## job 4868
==> flow/design.v (excerpt) <==
module calc_didactic(
        clk,
        rst,
        mem_addr,
        mem_we,
        mem_wdata,
        mem_rdata
    );
clock: 5.7 ns
lec_check: 0
abc_area: 1
cap_margin: 20
core_margin: 2
core_utilization: 72
cts_cluster_diameter: 205
cts_cluster_size: 25
hold_slack_margin: -0.09
place_density_lb_addon: 0.05
slew_margin: 20
tns_end_percent: 5
run.sh (not shown) runs the stock make flow with config.mk's settings and CLKGATE_MAP_FILE=.
[flow] job 4868 | stages: complete | final checks: fail | reason: setup timing
Changes in job 1847 relative to job 4868:
==> flow/config.mk <==
export PLATFORM = sky130hd
export DESIGN_NAME = calc_didactic
export DESIGN_NICKNAME = calc_didactic
export VERILOG_FILES = /design/flow/design.v
export SDC_FILE = /design/flow/constraint.sdc
export NUM_CORES = 4
export LEC_CHECK = 0
export CAP_MARGIN = 20
export CORE_MARGIN = 2
export CORE_UTILIZATION = 40
export SLEW_MARGIN = 20
==> flow/constraint.sdc <==
create_clock -name core_clock -period 10.0 [get_ports {clk}]
set_input_delay 2.0000 -clock core_clock [delete_from_list [all_inputs] [get_ports {clk}]]
set_output_delay 2.0000 -clock core_clock [all_outputs]
set_load 0.01 [all_outputs]
## What came out
Job 1847 finished every step from synthesis to the final layout, and the layout passed the timing, design-rule and antenna checks. On global-route wire length before repair: job 1847 sits below job 4868. Diff job 4868 -> job 1847 | layout clock buffer count | up by more than half. Summary of job 1847 over job 4868: hold slack fell 0.017 ns, synthesis area per yosys went down about 0.9%, sum of routed wire length over all layers decreased by about 5% relative to the old numbers, gate count of the mapped netlist went down 410. Number of antenna violations at the first check in global routing: job 1847 < job 4868. Compare job 1847 and job 4868 | power lower: job 1847. Ratio of final minimum period to clock period, job 1847 and job 4868: larger value in job 4868. Cmp job 1847 vs job 4868: clock buffer count from CTS higher in job 1847. Diff job 4868..job 1847 | number of synthesized register bits | unchanged.
For job 4616, these inputs were changed with respect to job 1847:
--- a/flow/config.mk
+++ b/flow/config.mk
@@ -7,5 +7,8 @@
 export LEC_CHECK = 0
+export ABC_AREA = 1
 export CAP_MARGIN = 20
 export CORE_MARGIN = 2
-export CORE_UTILIZATION = 40
+export CORE_UTILIZATION = 72
+export CTS_CLUSTER_DIAMETER = 57
+export PLACE_DENSITY_LB_ADDON = 0.19
 export SLEW_MARGIN = 20
==> flow/constraint.sdc <==
create_clock -name core_clock -period 6.52 [get_ports {clk}]
set_input_delay 1.3040 -clock core_clock [delete_from_list [all_inputs] [get_ports {clk}]]
set_output_delay 1.3040 -clock core_clock [all_outputs]
set_load 0.01 [all_outputs]
[flow] job 4616 | stages: complete | final checks: fail | reason: setup timing
Length of the first detailed-routing pass in iterations | job 4616 above job 1847
The die height of job 4616 is lower than that of job 1847.
Count of clock-buffer cells in the layout was lower in the run labelled job 1847.
The worst-path cell with the longest stage delay comes out sky130_fd_sc_hd__clkdlybuf4s50_1 in one run and sky130_fd_sc_hd__or4_1 in the other, namely in job 4616 and job 1847 respectively.
Compared job 4616 against job 1847; clock-pin slew on the worst setup and hold paths within noise.
Vias: job 4616 more than job 1847
From job 1847 to job 4616 the numbers moved as follows: portion of netlist area occupied by mux cells went down by 3.3 points; non-clock buffer instance count of the final layout saw a decrease; wire length on met3 saw an increase; total design power went up by about 44%; share of cell area taken by multi-input logic gates decreased 2.9 points.
Comparing post-route worst setup slack for job 4616 and job 1847, the smaller number came from job 4616.
Looking at biggest combinational cell group after synthesis, the AND-OR/OR-AND gates result is from job 1847; the simple AND/OR/NAND/NOR gates one comes from job 4616.
[inputs] job 128 vs job 4616
--- a/flow/config.mk
+++ b/flow/config.mk
@@ -7,8 +7,5 @@
 export LEC_CHECK = 0
-export ABC_AREA = 1
 export CAP_MARGIN = 20
 export CORE_MARGIN = 2
-export CORE_UTILIZATION = 72
-export CTS_CLUSTER_DIAMETER = 57
-export PLACE_DENSITY_LB_ADDON = 0.19
+export CORE_UTILIZATION = 40
 export SLEW_MARGIN = 20
==> flow/constraint.sdc <==
create_clock -name core_clock -period 9.71 [get_ports {clk}]
set_input_delay 1.9420 -clock core_clock [delete_from_list [all_inputs] [get_ports {clk}]]
set_output_delay 1.9420 -clock core_clock [all_outputs]
set_load 0.01 [all_outputs]
Results
Job 128: PASS, flow complete, no timing, DRC or antenna violations
For job 128, the end point of the critical path was mem_wdata[10], unlike job 4616, where it was mem_wdata[9].
Changes observed in job 128 relative to job 4616: via-per-instance ratio lost 5.6%, clock power share lost 3.9 points, internal power lost 29%.
Taking job 4616 as the reference, in job 128 area fraction in xor and xnor cells increased by 1.4 points relative to the old numbers, met2 capacity usage during global routing fell by 26 points, worst setup slack rose 0.32 ns, quantity of gates resized following cts moved down, chip area line of the yosys report went down 150 µm².
Compared with job 4616, in job 128 starting utilization of the core area down 33 points; post-CTS clock slew at the launch and capture registers of the worst setup and hold paths flat; final critical-path share of the clock period down 3.3 points.

* * *

## build 36
Starting RTL as in the previous note.
clock: 6.43 ns
lec_check: 0
cap_margin: 20
core_margin: 2
core_utilization: 69
cts_cluster_diameter: 29
max_routing_layer: met4
setup_slack_margin: 0.21
slew_margin: 20
As the logs show, build 36 stopped at global routing (5_1_grt) after a tool error, so it never reached the end of the flow.
> inputs changed (build 36 -> build 68)
- swapping 69 for 72 in CORE_UTILIZATION
- swapping 0.21 for 1.08 in SETUP_SLACK_MARGIN
- clearing CTS_CLUSTER_DIAMETER, which used to be 29
- clearing MAX_ROUTING_LAYER, which used to be met4
- swapping 20 for 10 in CAP_MARGIN
- swapping 6.43 for 8.16 in the clock period (ns, I/O delays scaled along)
==> results <==
- Build 68: it failed with a tool error in global routing (5_1_grt), so there are no final results.
- Taking build 36 as the reference, in build 68 area after synthesis was more or less identical; floorplan net count shows no meaningful change; routability congestion estimate from global placement shows a reduction of 0.012.
- Against build 36 as the reference, build 68 delivers a higher pre-CTS setup slack.
- Diff build 36 -> build 68: H-tree depth reported by CTS lost 1; post-CTS setup-driven buffer insertion count lost 6; overall die height now smaller; die span in x moved down; half-perimeter wire length of the detailed placement result now sits lower.
- On total die size: between build 36 and build 68, it ends up lower for build 68.
The inputs of build 48 differ from those of build 68 as listed below.
- swapping 1.08 for -0.33 in SETUP_SLACK_MARGIN
- putting CTS_CLUSTER_SIZE at 36 where nothing was set
- putting PLACE_DENSITY at 0.84 where nothing was set
- swapping 10 for 20 in CAP_MARGIN
- putting ABC_AREA at 1 where nothing was set
- putting CTS_CLUSTER_DIAMETER at 49 where nothing was set
- swapping 8.16 for 5.5 in the clock period (ns, I/O delays scaled along)
### Flow results
The flow completed for build 48, but it is not clean: the layout still shows negative setup slack.
Build 68: it failed during global routing (5_1_grt), and the tool reported GRT-0232.
From build 68 to build 48 the numbers moved as follows: chip height went up, total of cells resized after clock tree synthesis went down, area after synthesis went up, average cell area after synthesis went down.
Share of synthesized area occupied by flip-flops and latches: build 68 and build 48 compared, higher one is build 68
Build 48 vs build 68: post-placement cell count up by more than a quarter
Comparing build 68 and build 48, the lower number of cell instances after yosys synthesis was measured on build 68.

* * *

calc_didactic again, from the RTL that the note above started with.
Settings: LEC_CHECK=0, ABC_AREA=1, CAP_MARGIN=20, CELL_PAD_IN_SITES_DETAIL_PLACEMENT=1, CORE_ASPECT_RATIO=1.57, CORE_MARGIN=7, CORE_UTILIZATION=43, CTS_CLUSTER_DIAMETER=395, MAX_ROUTING_LAYER=met4, MIN_ROUTING_LAYER=met1, PLACE_DENSITY=0.65, SLEW_MARGIN=20; clock period 5.63 ns.
The baseline reached the layout checks and failed them: negative setup slack.
Then changed:
ABC_AREA = not set   (was 1)
CELL_PAD_IN_SITES_DETAIL_PLACEMENT = not set   (was 1)
CORE_ASPECT_RATIO = not set   (was 1.57)
CORE_MARGIN = 2   (was 7)
CORE_UTILIZATION = 67   (was 43)
CTS_CLUSTER_DIAMETER = 29   (was 395)
MIN_ROUTING_LAYER = not set   (was met1)
PLACE_DENSITY = not set   (was 0.65)
SETUP_SLACK_MARGIN = 0.21   (was not set)
clock period = 6.43 ns   (was 5.63 ns; I/O delays follow)
Outcome: The new run aborted during global routing (5_1_grt) (GRT-0232); synthesized cell count went down by 18%; area after synthesis is lower by 0.87%; die size drops by 42%.
Then changed:
CORE_UTILIZATION = 57   (was 67)
CTS_CLUSTER_DIAMETER = not set   (was 29)
MAX_ROUTING_LAYER = not set   (was met4)
SETUP_SLACK_MARGIN = not set   (was 0.21)
clock period = 8.39 ns   (was 6.43 ns; I/O delays follow)
Effect: This time the run went through all stages and came out clean. Synthesized area does not change. Die area came out higher by about a fifth. Synthesized cell count stays the same.
Then changed:
CORE_MARGIN = 5   (was 2)
CORE_UTILIZATION = 40   (was 57)
CTS_CLUSTER_SIZE = 15   (was not set)
clock period = 10.0 ns   (was 8.39 ns; I/O delays follow)
=>
- non-clock buffer count went down by 13
- worst setup slack improves by 210 ps
- power went down by 14%

* * *

== v42 ==
Starting RTL as in the previous note.
make LEC_CHECK=0 ABC_AREA=1 CAP_MARGIN=20 CORE_MARGIN=2 CORE_UTILIZATION=72 CTS_CLUSTER_DIAMETER=57 CTS_CLUSTER_SIZE=72 MAX_ROUTING_LAYER=met4 PLACE_DENSITY_LB_ADDON=0.19 SETUP_SLACK_MARGIN=0.63 SLEW_MARGIN=20 finish   # period 5.55 ns
v42 did not finish; the tool stopped in 5_1_grt with error GRT-0232.
Here is what was changed in the inputs of v28 compared with v42.
Settings: clearing ABC_AREA, which used to be 1; clearing CTS_CLUSTER_SIZE, which used to be 72; swapping 72 for 58 in CORE_UTILIZATION; clearing MAX_ROUTING_LAYER, which used to be met4; swapping 0.63 for 1.26 in SETUP_SLACK_MARGIN; clearing CTS_CLUSTER_DIAMETER, which used to be 57; clearing PLACE_DENSITY_LB_ADDON, which used to be 0.19; swapping 5.55 for 6.88 in the clock period (ns, I/O delays scaled along).
--- outcome ---
v28 — synthesized area divided by synthesized cell count about 21% higher, v42 as reference
Synthesized-area fraction occupied by and/or/nand/nor cells: v28 and v42 compared, lower one is v28
v42 → v28: count of buffers inserted at the top-level ports shows no meaningful change, die area shows an increase of 22%.
Top logic cell family in the synthesized netlist: AND-OR/OR-AND gates -> v28, simple AND/OR/NAND/NOR gates -> v42
Every stage of the flow completed for v28, and the final layout passed the timing, design-rule and antenna checks.
In the metrics for v28 and v42, the one carrying the higher cell area after synthesis is v42.
Final RePlAce weighted congestion, v28 vs v42: down by more than 10%
Any difference in post-synthesis adder-cell area fraction between v42 and v28 is small enough to ignore.
For v9, these inputs were changed with respect to v28:
Settings: CORE_UTILIZATION now 67, was 58; SETUP_SLACK_MARGIN now 0.21, was 1.26; CTS_CLUSTER_DIAMETER now 30, previously not set; MAX_ROUTING_LAYER now met4, previously not set; the clock period (ns, I/O delays scaled along) now 6.43, was 6.88.
Results
- Status(v9) = ERROR, stage = 5_1_grt
- For height of the die, dividing the value from v9 by the value from v28 gives 0.932.
- Distinct cell type count of the synthesized netlist came out exactly the same in v9 and v28.
- | die boundary width | lower: v9 |
- The final reports for v9 and v28 show site row count lower in the former.
- Relative to v28, v9 improves core region area.
- NOTE: quantity of gates resized following cts in v9 falls short of that of v28
- Re number of cell instances after yosys synthesis: no difference whatsoever between v28 and v9.
- The clock buffer count from CTS in v28 is 0.59 times that in v9.
- Re die area: v9 and v28 aren't equal, and the lower value belongs to v9.
diff inputs: v9 => v21
Settings: MAX_ROUTING_LAYER no longer set, was met4; SETUP_SLACK_MARGIN no longer set, was 0.21; CORE_UTILIZATION now 62, was 67; CTS_CLUSTER_DIAMETER no longer set, was 30; the clock period (ns, I/O delays scaled along) now 7.31, was 6.43.
Findings:
v21 reached the end of the flow, and the finished layout is clean on the timing, design-rule and antenna checks.
Total cell area at the placement stage (lower): v21
Taking v9 as the reference point, the die area of v21 rises by 0.0020 mm².
Horizontal die size, v9 and v21: smaller value in v9
> inputs changed (v21 -> v18)
Settings: CTS_CLUSTER_DIAMETER newly set to 29; MAX_ROUTING_LAYER newly set to met4; SETUP_SLACK_MARGIN newly set to 0.21; CORE_UTILIZATION changed from 62 to 68; the clock period (ns, I/O delays scaled along) changed from 7.31 to 6.43.
[summary]
- Among v21 and v18, the run that stopped before the end is v18, and it is the only one.
- v18 did not finish; a tool error ended it in 5_1_grt.
- v18 vs. v21: pre-CTS setup slack fell by 0.36 ns; portion of netlist area occupied by mux cells stayed essentially flat; horizontal die dimension fell by 7.4 µm; CTS buffer count rose by 17.
- For the die extent in y, v18 came in about 4.4% lower than v21 did.
- The higher die area of v18 and v21 is in v21.
- Comparing v18 and v21, the lower detailed-placement wirelength estimate is on v18.
- Between v18 and v21, the last weighted congestion value of the routability-driven placer is higher for v18.
- v18 and v21 ended up with nearly the same post-synthesis cell area.
- The number of placed instances, taps included of v18 exceeds that of v21 by 60.
#### Input delta (v51 over v18)
Settings: a deleted CTS_CLUSTER_DIAMETER that had been 29; a deleted MAX_ROUTING_LAYER that had been met4; a change of CORE_UTILIZATION from 68 to 59; a deleted SETUP_SLACK_MARGIN that had been 0.21; a change of the clock period (ns, I/O delays scaled along) from 6.43 to 5.39.
## What came out
- | horizontal die size | v51 vs v18 | 7.2% higher |
- Summary of v51 over v18: yosys-reported design area after synthesis flat; area fraction in compound gates after synthesis shows no meaningful change; number of cells in the design after placement picked up an extra 11%; worst-case clock buffer depth comparable; post-cts resize count rose about 56%.
- Number of buffers created by CTS (higher): v18
- When v51 is measured against v18, its maximum level of the CTS H-tree turns out 1 lower.
- What the final checks of v51 revealed, after a flow that finished every stage, was a layout that fails on setup timing.

* * *

== run 1 ==
calc_didactic again, from the RTL that the note above started with.
Settings: LEC_CHECK=0, CAP_MARGIN=20, CELL_PAD_IN_SITES_DETAIL_PLACEMENT=0, CELL_PAD_IN_SITES_GLOBAL_PLACEMENT=0, CORE_MARGIN=10, CORE_UTILIZATION=40, CTS_CLUSTER_SIZE=15, GPL_ROUTABILITY_DRIVEN=0, HOLD_SLACK_MARGIN=0.17, MAX_ROUTING_LAYER=met4, MIN_ROUTING_LAYER=met1, SLEW_MARGIN=40; clock period 13.5 ns.
[inputs] run 2 vs run 1
==> flow/config.mk <==
export PLATFORM = sky130hd
export DESIGN_NAME = calc_didactic
export DESIGN_NICKNAME = calc_didactic
export VERILOG_FILES = /design/flow/design.v
export SDC_FILE = /design/flow/constraint.sdc
export NUM_CORES = 4
export LEC_CHECK = 0
export CAP_MARGIN = 20
export CORE_MARGIN = 2
export CORE_UTILIZATION = 42
export CTS_CLUSTER_DIAMETER = 165
export MAX_ROUTING_LAYER = met4
export PLACE_DENSITY = 0.57
export SLEW_MARGIN = 10
==> flow/constraint.sdc <==
create_clock -name core_clock -period 8.61 [get_ports {clk}]
set_input_delay 1.7220 -clock core_clock [delete_from_list [all_inputs] [get_ports {clk}]]
set_output_delay 1.7220 -clock core_clock [all_outputs]
set_load 0.01 [all_outputs]
--- outcome ---
Run 2 contains more vias than run 1. Compared to run 1, run 2 leaves less free space in the core. Run 1 has higher clock buffer count than run 2. Run 1 → run 2: final total power higher; maximum vdd ir drop grew by about 90%.
For run 3, these inputs were changed with respect to run 2:
--- a/flow/config.mk
+++ b/flow/config.mk
@@ -10,2 +10,2 @@
-export CORE_UTILIZATION = 42
-export CTS_CLUSTER_DIAMETER = 165
+export CORE_UTILIZATION = 65
+export CTS_CLUSTER_DIAMETER = 30
@@ -13,2 +13,2 @@
-export PLACE_DENSITY = 0.57
-export SLEW_MARGIN = 10
+export SETUP_SLACK_MARGIN = 1.47
+export SLEW_MARGIN = 20
==> flow/constraint.sdc <==
create_clock -name core_clock -period 6.43 [get_ports {clk}]
set_input_delay 1.2860 -clock core_clock [delete_from_list [all_inputs] [get_ports {clk}]]
set_output_delay 1.2860 -clock core_clock [all_outputs]
set_load 0.01 [all_outputs]
As the logs show, run 3 stopped at global routing after a tool error, so it never reached the end of the flow. From run 2 to run 3 the numbers moved as follows: post-placement worst setup slack moved down, compound-cell area share of the yosys netlist held, floorplan-stage core utilization picked up an extra 23 points, area of the die went down about 35%.
What run 4 does differently from run 3 at the input level:
--- a/flow/config.mk
+++ b/flow/config.mk
@@ -10,4 +10,3 @@
-export CORE_UTILIZATION = 65
-export CTS_CLUSTER_DIAMETER = 30
-export MAX_ROUTING_LAYER = met4
-export SETUP_SLACK_MARGIN = 1.47
+export CORE_UTILIZATION = 71
+export CTS_CLUSTER_SIZE = 37
+export SETUP_SLACK_MARGIN = 0.7
==> flow/constraint.sdc <==
create_clock -name core_clock -period 5.2 [get_ports {clk}]
set_input_delay 1.0400 -clock core_clock [delete_from_list [all_inputs] [get_ports {clk}]]
set_output_delay 1.0400 -clock core_clock [all_outputs]
set_load 0.01 [all_outputs]
==> comparison <==
Looking at cell resize tally after clock tree synthesis, run 4 sits above run 3.
Comparing run 4 against run 3, there is no change at all in chip area in the Yosys report.
Summary: with run 3 as the reference, die width in run 4 moved down by a few percent.
Going from run 3 to run 4, the die area was shrunk.
Delta(pre-CTS worst setup slack, run 4 - run 3) < 0
As the logs show, run 4 stopped at global routing after a tool error, so it never reached the end of the flow.
Taking run 4 over run 3, the clock buffer count from CTS ratio works out to 0.56.
Summary of run 4 over run 3: initial cell density of the core saw an increase; detailed placement HPWL saw an increase.
Power figures rest on the tool's default switching activity, not on a simulated workload.
